==> inputs of run X <==
==> flow/design.v <==
`timescale 1ns / 1ps
`default_nettype none
module Debounce(
    input wire btn, 
    input wire clk, 
    output reg led
    );
    reg [15:0] counter;  
    wire TC;  
    always @(posedge clk) begin
        if(~btn) begin
            counter <= 0;  
        end
        else begin
            counter <= counter + 1; 
        end
    end
    assign TC = (counter == 65534);  
    always @(posedge clk) begin
        if(~btn) begin
            led <= 0;  
        end
        else if (TC) begin
            led <= 1;  
        end
        else
            led <= led;  
    end
endmodule
`timescale 1ns / 1ps
module edge_generator(input wire clk, input wire rst, input wire signal, output reg out);  
    reg sig_p; 
    always @(posedge clk) begin
        if(rst == 1) begin
            out <= 0;
            sig_p <= 0;
        end else 
        begin
            if((sig_p != signal) && (signal)) begin
                out <= 1; 
            end 
            else out <= 0; 
            sig_p <= signal;
        end
    end
endmodule
`default_nettype none
`timescale 1ns / 1ps
module cla_adder(input wire [3:0] A, input wire [3:0] B, input wire CI, output wire CO, output wire [3:0] SUM);
    wire [3:0] propegated, generated;
    wire [3:0] carries;
    assign carries[0] = CI;
    assign propegated = A ^ B; 
    assign generated = A & B;
    assign carries[1] = generated[0] | (propegated[0] & carries[0]);
    assign carries[2] = generated[1] | (propegated[1] & carries[1]);
    assign carries[3] = generated[2] | (propegated[2] & carries[2]);
    assign CO = generated[3] | (propegated[3] & carries[3]);
    genvar i;
    generate 
        for (i = 0; i < 4; i = i + 1) begin
            FA a(.A(A[i]), .B(B[i]), .CI(carries[i]), .SUM(SUM[i]));
        end
    endgenerate
endmodule 
module FA(input wire A, input wire B, input wire CI, output wire CO, output wire SUM);
    assign CO = (A & B) | (CI & (A ^ B)); 
    assign SUM = A ^ B ^ CI; 
endmodule
`timescale 1ns / 1ps
`default_nettype none
module combo_mult(input wire [3:0] a, input wire [3:0] b, output wire [7:0] res);
    wire [7:0] m [3:0];
    genvar i; 
    generate 
        for(i = 0; i < 4; i = i + 1) begin
            assign m[i] = (a[i] != 0) ? ({{4'b0}, b} << i) : 8'b0;
        end
    endgenerate
    assign res = m[0] + m[1] + m[2] + m[3];
endmodule
`timescale 1ns / 1ps
`default_nettype none
module Calculator(
    input wire [3:0] a, 
    input wire [3:0] b,
    input wire [2:0] op,
    output reg [7:0] out
);
    parameter AND = 3'b000;
    parameter OR = 3'b001;
    parameter NOT = 3'b010;
    parameter XOR = 3'b011;
    parameter ADD = 3'b100;
    parameter SUB = 3'b101;
    parameter MULT = 3'b110;
    parameter DIV = 3'b111; 
    wire adder_co;
    wire [3:0] SUM;
    wire [7:0] PRODUCT;
    wire [3:0] B_adder;
    wire CI;
    assign B_adder = (op == ADD) ? b : 
                     (op == SUB) ? ~b :
                     0; 
    assign CI = (op == SUB) ? 1 : 0; 
    cla_adder ADDER(.A(a),.B(B_adder), .CI(CI), .CO(adder_co), .SUM(SUM));
    combo_mult MULTI(.a(a), .b(b), .res(PRODUCT));
    always @(*) begin
        case(op)
            AND: begin
                out <= {{4{1'b0}}, a&b};
            end
            OR: begin
                out <= {{4{1'b0}}, a|b};
            end
            NOT: begin
                out <= {{4{1'b1}}, ~a};
            end
            XOR: begin
                out <= {{4{1'b0}}, a ^ b};
            end
            ADD: begin
                out <= {{3{1'b0}}, adder_co, SUM};
            end
            SUB: begin
                if (a < b) begin
                    out <= {{4{1'b1}}, SUM};
                end
                else out <= {{4{1'b0}}, SUM};
            end
            MULT: begin
                out <= PRODUCT;
            end
            DIV: begin
                out <= (b == 4'd0) ? 8'hFF : a/b;
            end
        endcase
   end
endmodule 
`timescale 1ns / 1ps
module val_bcd(
    input wire clk,  
    input wire reset, 
    input wire en, 
    input wire [11:0] count, 
    output reg [15:0] BCD,
    output reg rdy
    );
    parameter IDLE = 0; 
    parameter SHIFT = 1;
    parameter ADD = 2;
    reg [11:0] count_p;  
    reg [3:0] shift_idx;  
    reg [1:0] state;  
    reg [15:0] BCD_temp;  
    always @(posedge clk or posedge reset) begin
        if(reset) begin
            BCD <= 0;
            rdy <= 0; 
            shift_idx <= 0; 
            count_p <= 0; 
            state <= IDLE;
        end
        else begin
            case(state)
                IDLE : begin  
                    if(en) begin  
                        BCD <= 0;  
                        count_p <= count;  
                        shift_idx <= 0;  
                        state <= SHIFT;  
                    end 
                    else state <= IDLE;  
                    rdy <= 0;  
                end
                SHIFT : begin  
                    BCD <= {BCD[14:0], count_p[11 - shift_idx]};  
                    shift_idx <= shift_idx + 1;  
                    state <= ADD;  
                    rdy <= 0;  
                end
                ADD : begin  
                    if(shift_idx == 12) begin
                        rdy <= 1;     
                        state <= IDLE;   
                    end
                    else begin  
                        BCD <= {(BCD[15:12] >= 5) ? BCD[15:12] + 4'd3 : BCD[15:12], 
                            (BCD[11:8] >= 5) ? BCD[11:8] + 4'd3 : BCD[11:8],
                            (BCD[7:4] >= 5) ? BCD[7:4] + 4'd3 : BCD[7:4],
                            (BCD[3:0] >= 5) ? BCD[3:0] + 4'd3 : BCD[3:0]}; 
                        state <= SHIFT;  
                        rdy <= 0;  
                    end
                end
            endcase             
        end
    end
endmodule
`timescale 1ns / 1ps
`default_nettype none
module bcd_seg(
    input wire [3:0] BCD, 
    output reg [7:0] s
);
    always @(*) begin
        case(BCD)
            0: s = 8'b0000_0011; 
            1: s = 8'b1001_1111;
            2: s = 8'b0010_0101;
            3: s = 8'b0000_1101;
            4: s = 8'b1001_1001;
            5: s = 8'b0100_1001;
            6: s = 8'b0100_0001;
            7: s = 8'b0001_1111;
            8: s = 8'b0000_0001;
            9: s = 8'b0000_1001;
            10: s = 8'b1111_1101; 
            default s = 8'b1111_1111;
        endcase
end
endmodule
`timescale 1ns / 1ps
`default_nettype none
module op_seg(
    input wire [2:0] OP, 
    output reg [31:0] s
);
    always @(*) begin
        case(OP)
            0: s = 32'b1111_1111_0001_0001_1101_0101_1000_0101;  
            1: s = 32'b1111_1111_1111_1111_0000_0011_1111_0101;  
            2: s = 32'b1111_1111_1101_0101_1100_0101_1110_0001;  
            3: s = 32'b1111_1111_1001_0001_0000_0011_1111_0101;  
            4: s = 32'b1111_1111_0001_0001_1000_0101_1000_0101;  
            5: s = 32'b1111_1111_0100_1001_1100_0111_1100_0001;  
            6: s = 32'b0011_0011_0001_1011_1110_0011_1110_0001;  
            7: s = 32'b1111_1111_1000_0101_1001_1111_1000_0011;  
            default s = 32'b1111_1111_1111_1111_1111_1111_1111_1111;
        endcase
    end
endmodule
`timescale 1ns / 1ps
`default_nettype none
module Multi_Driver(
    input wire clk, 
    input wire rst, 
    input wire [31:0] segValues,
    output reg [3:0] an,
    output reg [7:0] seg
    );
    parameter DELAY = 4095; 
    reg [11:0] count;  
    always @(posedge clk) begin
        if(count < (DELAY / 4)) begin
            an <= 4'b1110;
            seg <= segValues[7:0];
        end
        else if (count < (DELAY / 2)) begin
            an <= 4'b1101;
            seg <= segValues[15:8];
        end
        else if (count < ((3 * DELAY) / 4)) begin
            an <= 4'b1011;
            seg <= segValues[23:16];
        end
        else begin
            an <= 4'b0111;
            seg <= segValues[31:24];
        end
        if (rst) count <= 0;
        else count <= count + 1; 
    end
endmodule
`timescale 1ns / 1ps
`default_nettype none
module Calculator_top(
    input wire [3:0] a, 
    input wire [3:0] b,
    input wire clk, 
    input wire rst, 
    input wire enter, 
    input wire back,
    input wire up, 
    input wire down,
    output wire [3:0] an, 
    output wire [7:0] seg,
    output reg bin_ind
);
    reg [2:0] op; 
    wire [7:0] calculator_result;  
    reg [31:0] display_value;  
    reg convert_value_enable;  
    wire up_d; wire down_d; wire enter_d; wire back_d; wire rst_d;  
    Debounce dd(.btn(down), .clk(clk), .led(down_d));
    Debounce ud(.btn(up), .clk(clk), .led(up_d));
    Debounce ed(.btn(enter), .clk(clk), .led(enter_d));
    Debounce bd(.btn(back), .clk(clk), .led(back_d));
    Debounce rd(.btn(rst), .clk(clk), .led(rst_d)); 
    Calculator calc(.a(a), .b(b), .op(op), .out(calculator_result));
    wire [15:0] BCD_result; 
    reg [11:0] value_to_convert; 
    wire bcd_val_rdy; 
    val_bcd VAL(.clk(clk), .reset(rst_d), .en(convert_value_enable), .count(value_to_convert), .rdy(bcd_val_rdy), .BCD(BCD_result));
    wire [31:0] BCD_seg;
    reg [31:0] BCD_seg_buffer;
    bcd_seg A(.BCD(BCD_result[15:12]),.s(BCD_seg[31:24]));
    bcd_seg B(.BCD(BCD_result[11:8]),.s(BCD_seg[23:16]));
    bcd_seg C(.BCD(BCD_result[7:4]),.s(BCD_seg[15:8]));
    bcd_seg D(.BCD(BCD_result[3:0]),.s(BCD_seg[7:0]));
    wire [31:0] op_seg;
    op_seg OPS(.OP(op), .s(op_seg)); 
    parameter DISP_ZEROS = 32'b0000_0011_0000_0011_0000_0011_0000_0011;
    Multi_Driver md(.segValues(display_value), .clk(clk), .rst(rst_d), .an(an), .seg(seg));
    parameter IDLE = 0;  
    parameter VALUE_SET = 1;
    parameter CONV = 2;  
    parameter RES = 3;  
    parameter OP = 4;  
    reg [1:0] result_neg; 
    reg [2:0] cs;  
    reg [2:0] ns;  
    always @(posedge clk) begin
        if(op < 4) begin  
            value_to_convert <= (1000 * calculator_result[3]) + (100 * calculator_result[2]) + (10 * calculator_result[1]) + (calculator_result[0]);
        end 
        else if(op == 5) begin  
             if(calculator_result[7]) begin  
                 result_neg[0] <= 1; 
                 value_to_convert <= {{8{1'b0}}, ((~calculator_result) + 1) & 4'b1111};  
                 if((((~calculator_result) + 1) & 4'b1111) >= 10) result_neg[1] <= 1;
                 else result_neg[1] <= 0; 
             end
             else value_to_convert <= {{4{1'b0}}, calculator_result}; 
        end 
        else begin
            value_to_convert <= {{4{1'b0}}, calculator_result}; 
        end
        if(rst_d == 1) begin
            op <= 0; 
            convert_value_enable <= 0; 
            ns <= IDLE;
            result_neg <= 0;
            display_value <= DISP_ZEROS;
        end
        else begin
            case (cs)
                IDLE: begin
                    display_value <= DISP_ZEROS; 
                    op <= 0;
                    if(ENTER) begin
                        ns <= CONV;
                    end
                    else if (UP | DOWN) begin
                        ns <= OP;
                        op <= 0; 
                    end
                end
                CONV: begin
                    if(op >= 5) begin
                        bin_ind <= 0; 
                    end else begin
                        bin_ind <= 1; 
                    end
                    display_value <= op_seg; 
                    convert_value_enable <= 1; 
                    if(bcd_val_rdy) begin
                        ns <= RES;
                        convert_value_enable <= 0;
                        if(result_neg[0]) begin  
                            if(result_neg[1]) begin
                                BCD_seg_buffer <= {16'b1111_1111_1111_1101, BCD_seg[15:0]};  
                            end else begin
                                BCD_seg_buffer <= {24'b1111_1111_1111_1111_1111_1101, BCD_seg[7:0]};  
                            end
                            result_neg <= 2'b0; 
                        end else begin
                            BCD_seg_buffer <= BCD_seg;
                        end
                    end
                    else ns <= CONV; 
                end
                RES: begin
                    result_neg <= 2'b0;
                    display_value <= BCD_seg_buffer; 
                    if (BACK) begin
                        ns <= IDLE;
                    end
                    else if (ENTER) begin
                        ns <= CONV;
                    end
                    else if (UP | DOWN) begin
                        ns <= OP;
                        op <= 0;
                    end
                    else ns <= RES;
                end
                OP: begin
                    result_neg <= 2'b0;
                    display_value <= op_seg; 
                    if (ENTER) begin
                        ns <= CONV;
                    end
                    else if(BACK) begin
                        ns <= RES;
                    end else begin
                        ns <= OP; 
                    end
                    if(UP) begin
                        op <= op + 1;
                    end
                    else if(DOWN) begin
                        op <= op - 1;
                    end
                end
            endcase 
        end
    end
    wire DOWN; wire UP; wire BACK; wire ENTER;
    edge_generator de(.clk(clk), .rst(rst_d), .signal(down_d), .out(DOWN));
    edge_generator ue(.clk(clk), .rst(rst_d), .signal(back_d), .out(BACK));
    edge_generator be(.clk(clk), .rst(rst_d), .signal(up_d), .out(UP));
    edge_generator ee(.clk(clk), .rst(rst_d), .signal(enter_d), .out(ENTER));
    always @(negedge clk) begin
        if(rst_d) begin
            cs <= IDLE; 
        end
        else begin
            cs <= ns; 
        end
    end
endmodule
==> flow/run.sh <==
#!/bin/bash
# the make line also repeats each setting of config.mk as NAME=value (left out here)
make -C /OpenROAD-flow-scripts/flow DESIGN_CONFIG=/design/flow/config.mk WORK_HOME=/design/flow/orfs CLKGATE_MAP_FILE= finish
==> flow/config.mk <==
export PLATFORM = sky130hd
export DESIGN_NAME = Calculator_top
export DESIGN_NICKNAME = Calculator_top
export VERILOG_FILES = /design/flow/design.v
export SDC_FILE = /design/flow/constraint.sdc
export NUM_CORES = 4
export LEC_CHECK = 0
export ABC_AREA = 1
export CAP_MARGIN = 10
export CELL_PAD_IN_SITES_DETAIL_PLACEMENT = 2
export CORE_MARGIN = 2
export CORE_UTILIZATION = 65
export GPL_ROUTABILITY_DRIVEN = 0
export GPL_TIMING_DRIVEN = 0
export HOLD_SLACK_MARGIN = 0.01
export MIN_ROUTING_LAYER = met2
export SLEW_MARGIN = 20
==> flow/constraint.sdc <==
create_clock -name core_clock -period 16.1 [get_ports {clk}]
set_input_delay 3.2200 -clock core_clock [delete_from_list [all_inputs] [get_ports {clk}]]
set_output_delay 3.2200 -clock core_clock [all_outputs]
set_load 0.01 [all_outputs]
==> run M: changes against run X <==
==> flow/config.mk (replaced) <==
export PLATFORM = sky130hd
export DESIGN_NAME = Calculator_top
export DESIGN_NICKNAME = Calculator_top
export VERILOG_FILES = /design/flow/design.v
export SDC_FILE = /design/flow/constraint.sdc
export NUM_CORES = 4
export LEC_CHECK = 0
export CAP_MARGIN = 20
export CORE_MARGIN = 2
export CORE_UTILIZATION = 58
export SETUP_SLACK_MARGIN = -0.62
export SLEW_MARGIN = 20
==> flow/constraint.sdc (replaced) <==
create_clock -name core_clock -period 10.9 [get_ports {clk}]
set_input_delay 2.1800 -clock core_clock [delete_from_list [all_inputs] [get_ports {clk}]]
set_output_delay 2.1800 -clock core_clock [all_outputs]
set_load 0.01 [all_outputs]
==> run Z: changes against run X <==
==> flow/config.mk (replaced) <==
export PLATFORM = sky130hd
export DESIGN_NAME = Calculator_top
export DESIGN_NICKNAME = Calculator_top
export VERILOG_FILES = /design/flow/design.v
export SDC_FILE = /design/flow/constraint.sdc
export NUM_CORES = 4
export LEC_CHECK = 0
export CAP_MARGIN = 35
export CORE_MARGIN = 2
export CORE_UTILIZATION = 64
export GPL_ROUTABILITY_DRIVEN = 1
export MIN_ROUTING_LAYER = met1
export PLACE_DENSITY_LB_ADDON = 0.08
export SLEW_MARGIN = 20
==> flow/constraint.sdc (replaced) <==
create_clock -name core_clock -period 4.2 [get_ports {clk}]
set_input_delay 0.8400 -clock core_clock [delete_from_list [all_inputs] [get_ports {clk}]]
set_output_delay 0.8400 -clock core_clock [all_outputs]
set_load 0.01 [all_outputs]
==> flow_summary_export.csv <==
group,metric,value,unit
run_status,status,"no timing/DRC/antenna violations",
floorplan,die_w,156,µm
yosys,synthTopCellsByCount,"dfxtp_1, nor2_1, nand2_1",
yosys,fa_ha_area_share,11.1,%
yosys,ys_sh_simple,19.3,%
yosys,synth_area,13400,µm²
yosys,ys_sh_xor,5.35,%
yosys,synthMuxAreaShare,1.85,%
floorplan,dieArea,24400,µm²
yosys,ys_types,81,
yosys,ys_seq_share,40.4,%
yosys,synthCells,1500,
yosys,topCellsByArea,"dfxtp_1, ha_1, edfxtp_1",
floorplan,coreArea,22700,µm²
yosys,yosysMostFrequentCell,"dfxtp_1",
yosys,avgSynthCellArea,8.95,µm²
That was run M.
==> flow_summary_export.csv <==
group,metric,value,unit
run_status,status,"stopped before the end",
run_status,lastStage,"detailed placement (3_5_place_dp)",
run_status,firstError,"[ERROR DPL-0033] detailed placement checks failed during check placement.",
yosys,ys_seq_share,41.2,%
yosys,avgSynthCellArea,7.72,µm²
yosys,ys_sh_xor,1.80,%
yosys,ys_types,56,
yosys,synthMuxAreaShare,0.428,%
That was run X.
==> flow_summary_export.csv <==
group,metric,value,unit
run_status,status,"failed layout checks",
run_status,so.violations,"setup timing",
timing,setup_viol,14,
timing,fin_ws,-4.10,ns
yosys,avgSynthCellArea,8.95,µm²
yosys,fa_ha_area_share,11.1,%
floorplan,coreArea,20400,µm²
yosys,topCellsByArea,"dfxtp_1, ha_1, edfxtp_1",
yosys,ys_seq_share,40.4,%
yosys,synthCells,1500,
yosys,synthTopCellsByCount,"dfxtp_1, nor2_1, nand2_1",
That was run Z.
